==> flow/design.v <==
module non_restoring_divider #(
    parameter DATA_WIDTH = 32
) (
    input  logic                    clk_i,
    input  logic                    clk_en_i,
    input  logic                    rst_n_i,
    input  logic [DATA_WIDTH - 1:0] dividend_i,
    input  logic [DATA_WIDTH - 1:0] divisor_i,
    input  logic                    data_valid_i,
    output logic [DATA_WIDTH - 1:0] quotient_o,
    output logic [DATA_WIDTH - 1:0] remainder_o,
    output logic                    divide_by_zero_o,
    output logic                    data_valid_o,
    output logic                    idle_o
);
    localparam COUNTER_WIDTH = $clog2(DATA_WIDTH);
    typedef enum logic [1:0] {IDLE, DIVIDE, RESTORE} fsm_state_t;
    typedef struct packed {
        logic                    rem_sign;
        logic [DATA_WIDTH - 1:0] remainder;
        logic [DATA_WIDTH - 1:0] quotient;
    } result_t;
    fsm_state_t state_CRT, state_NXT;
        always_ff @(posedge clk_i) begin : state_register
            if (!rst_n_i) begin
                state_CRT <= IDLE;
            end else if (clk_en_i) begin
                state_CRT <= state_NXT;
            end
        end : state_register
    result_t partial_CRT, partial_NXT;
    logic [DATA_WIDTH - 1:0] divisor_CRT, divisor_NXT;
        always_ff @(posedge clk_i) begin : datapath_register
            if (clk_en_i) begin
                partial_CRT <= partial_NXT;
                divisor_CRT <= divisor_NXT;
            end
        end : datapath_register
    logic [COUNTER_WIDTH - 1:0] iter_count_CRT, iter_count_NXT;
        always_ff @(posedge clk_i) begin : counter 
            if (clk_en_i) begin
                iter_count_CRT <= iter_count_NXT;
            end
        end : counter 
    logic divide_by_zero_CRT, divide_by_zero_NXT;
        always_ff @(posedge clk_i) begin : status_register
            if (!rst_n_i) begin
                divide_by_zero_CRT <= 1'b0;
            end else if (clk_en_i) begin
                divide_by_zero_CRT <= divide_by_zero_NXT;
            end
        end : status_register
    result_t pair_shifted;
        always_comb begin : fsm_logic 
            divide_by_zero_NXT = divide_by_zero_CRT;
            iter_count_NXT = iter_count_CRT;
            partial_NXT = partial_CRT;
            divisor_NXT = divisor_CRT;
            state_NXT = state_CRT;
            pair_shifted = 'b0;
            remainder_o = partial_CRT.remainder;
            data_valid_o = 1'b0;
            idle_o = 1'b0;
            case (state_CRT) 
                IDLE: begin 
                    if (data_valid_i) begin
                        state_NXT = DIVIDE;
                    end
                    divide_by_zero_NXT = (divisor_i == '0);
                    partial_NXT.rem_sign = 1'b0;
                    partial_NXT.quotient = dividend_i;
                    partial_NXT.remainder = '0;
                    divisor_NXT = divisor_i;
                    iter_count_NXT = '0;
                    idle_o = 1'b1;
                end
                DIVIDE: begin
                    state_NXT = (iter_count_CRT == (DATA_WIDTH - 1)) ? RESTORE : state_CRT;
                    iter_count_NXT = iter_count_CRT + 1;
                    pair_shifted = partial_CRT << 1; 
                    if (partial_CRT.rem_sign) begin
                        {partial_NXT.rem_sign, partial_NXT.remainder} = {pair_shifted.rem_sign, pair_shifted.remainder} + divisor_CRT;
                    end else begin
                        {partial_NXT.rem_sign, partial_NXT.remainder} = {pair_shifted.rem_sign, pair_shifted.remainder} - divisor_CRT;
                    end
                    partial_NXT.quotient = {pair_shifted.quotient[DATA_WIDTH - 1:1], !partial_NXT.rem_sign};
                end
                RESTORE: begin
                    state_NXT = IDLE;
                    data_valid_o = 1'b1;
                    idle_o = 1'b0;
                    if (partial_CRT.rem_sign) begin
                        {partial_NXT.rem_sign, partial_NXT.remainder} = {partial_CRT.rem_sign, partial_CRT.remainder} + divisor_CRT;
                    end
                    remainder_o = partial_NXT.remainder;
                end
            endcase
        end : fsm_logic
    assign quotient_o = partial_CRT.quotient;
    assign divide_by_zero_o = divide_by_zero_CRT;
endmodule
Settings: LEC_CHECK=0, CAP_MARGIN=20, CORE_ASPECT_RATIO=0.5, CORE_MARGIN=2, CORE_UTILIZATION=40, CTS_CLUSTER_DIAMETER=275, CTS_CLUSTER_SIZE=97, HOLD_SLACK_MARGIN=-0.09, SETUP_SLACK_MARGIN=-0.3, SLEW_MARGIN=20, TNS_END_PERCENT=85; clock period 6.0 ns.
run.sh (not shown) runs the stock make flow with config.mk's settings and CLKGATE_MAP_FILE=.
The starting point passed the timing, design-rule and antenna checks.
Edit:
Settings changed: CORE_ASPECT_RATIO 0.5 to default, CORE_UTILIZATION 40 to 58, CTS_CLUSTER_DIAMETER 275 to default, CTS_CLUSTER_SIZE 97 to default, HOLD_SLACK_MARGIN -0.09 to default, SETUP_SLACK_MARGIN -0.3 to default, TNS_END_PERCENT 85 to default.
Clock period 6.0 ns to 3.69 ns, I/O delays scaled along.
What happened: The changed run reached the layout checks and failed them: negative setup slack; global-route usage came out higher by 17 points; setup slack loses 1.6 ns; total power came out higher by 120%; core utilization climbs by 43 points; clock skew came out higher by 0.0046 ns; synthesized area does not change; cell area rose by 29%.
Edit:
Clock period 3.69 ns to 3.82 ns, I/O delays scaled along.
Result: The new run ran to the end with violations: negative setup slack. Total power goes down by 8.8%. First-iteration DRC count fell by 27%. Clock-buffer cell count drops by 1. Via count drops by 8.3%. Design area went down by 2.4%. Area after synthesis stays the same.
Edit:
Settings changed: CORE_UTILIZATION 58 to 40.
Clock period 3.82 ns to 5.24 ns, I/O delays scaled along.
What happened: The new run produced a clean layout; power went down by 41%; combinational power came out lower by about 56%; routed wire length went down by about 30%; die area goes up by 43%; first-iteration DRC count decreases by about 60%; critical path depth fell by 8; worst setup slack is better by 0.72 ns; cell count is lower by about 10%; sequential power came out lower by about 27%; sequential cell count stays the same; hold slack is worse by 0.076 ns.

========
RTL: the design.v shown in full above, as it stands there.
export LEC_CHECK = 0
export ABC_AREA = 1
export CAP_MARGIN = 20
export CORE_MARGIN = 2
export CORE_UTILIZATION = 72
export CTS_CLUSTER_DIAMETER = 234
export CTS_CLUSTER_SIZE = 10
export PLACE_DENSITY = 0.4
export SLEW_MARGIN = 20
create_clock -name core_clock -period 3.87 [get_ports {clk_i}]
The baseline finished but failed the layout checks on negative setup slack.
Edit:
- ABC_AREA: 1 -> unset
- CORE_UTILIZATION: 72 -> 58
- CTS_CLUSTER_DIAMETER: 234 -> unset
- CTS_CLUSTER_SIZE: 10 -> unset
- PLACE_DENSITY: 0.4 -> unset
- clock period: 3.87 -> 4.19 ns (I/O delays scaled with it)
The new run finished with negative setup slack left.
Total power shrinks by roughly a tenth.
Clock-buffer cell count does not change.
Die area grows slightly.
Combinational power shrinks by a few percent.
Hold slack barely changes.
Global-route usage shrinks by 11 points.
Wire length shrinks by a quarter to a third.
Area after synthesis shrinks by about a fifth.
Non-clock buffer count grows by 83.
Edit:
- CORE_UTILIZATION: 58 -> 68
- CTS_CLUSTER_SIZE: unset -> 36
- HOLD_SLACK_MARGIN: unset -> -0.04
Outcome:
- The changed run completed and failed the layout checks on negative setup slack
- die size drops by about a fifth
- cell count fell by a few percent
- final area came out lower by a few percent
- core utilization is higher by 9.8 points
- global-route usage rises by 8.9 points
Edit:
- CORE_UTILIZATION: 68 -> 40
- CTS_CLUSTER_SIZE: 36 -> unset
- HOLD_SLACK_MARGIN: -0.04 -> unset
- clock period: 4.19 -> 6.0 ns (I/O delays scaled with it)
The new run ran to the end with no violations.
Count of clock-buffer cells in the layout shrinks by 2.
Clock power fell by 27%.
Worst setup slack is better by 1.0 ns.
First-iteration DRC count came out lower by 66%.
Cell area falls by 7.3%.
Total power came out lower by 37%.
Wire length decreases by 22%.
Global-route usage came out lower by 19 points.
Non-clock buffer count decreases by 77.
Hold slack degrades by 0.012 ns.
Clock skew grows by 0.0049 ns.
Edit:
- CORE_UTILIZATION: 40 -> 58
- clock period: 6.0 -> 5.24 ns (I/O delays scaled with it)
Outcome: The changed run finished clean. Die area is lower by about 30%. Worst hold slack improves by 0.016 ns. First-iteration DRC count went up by 43%. Count of clock-buffer cells in the layout came out higher by 1. Wire length goes up by about 0.7%. Via count is higher by 4.8%. Final cell count decreases by about 6.6%.
Power figures rest on the tool's default switching activity, not on a simulated workload.
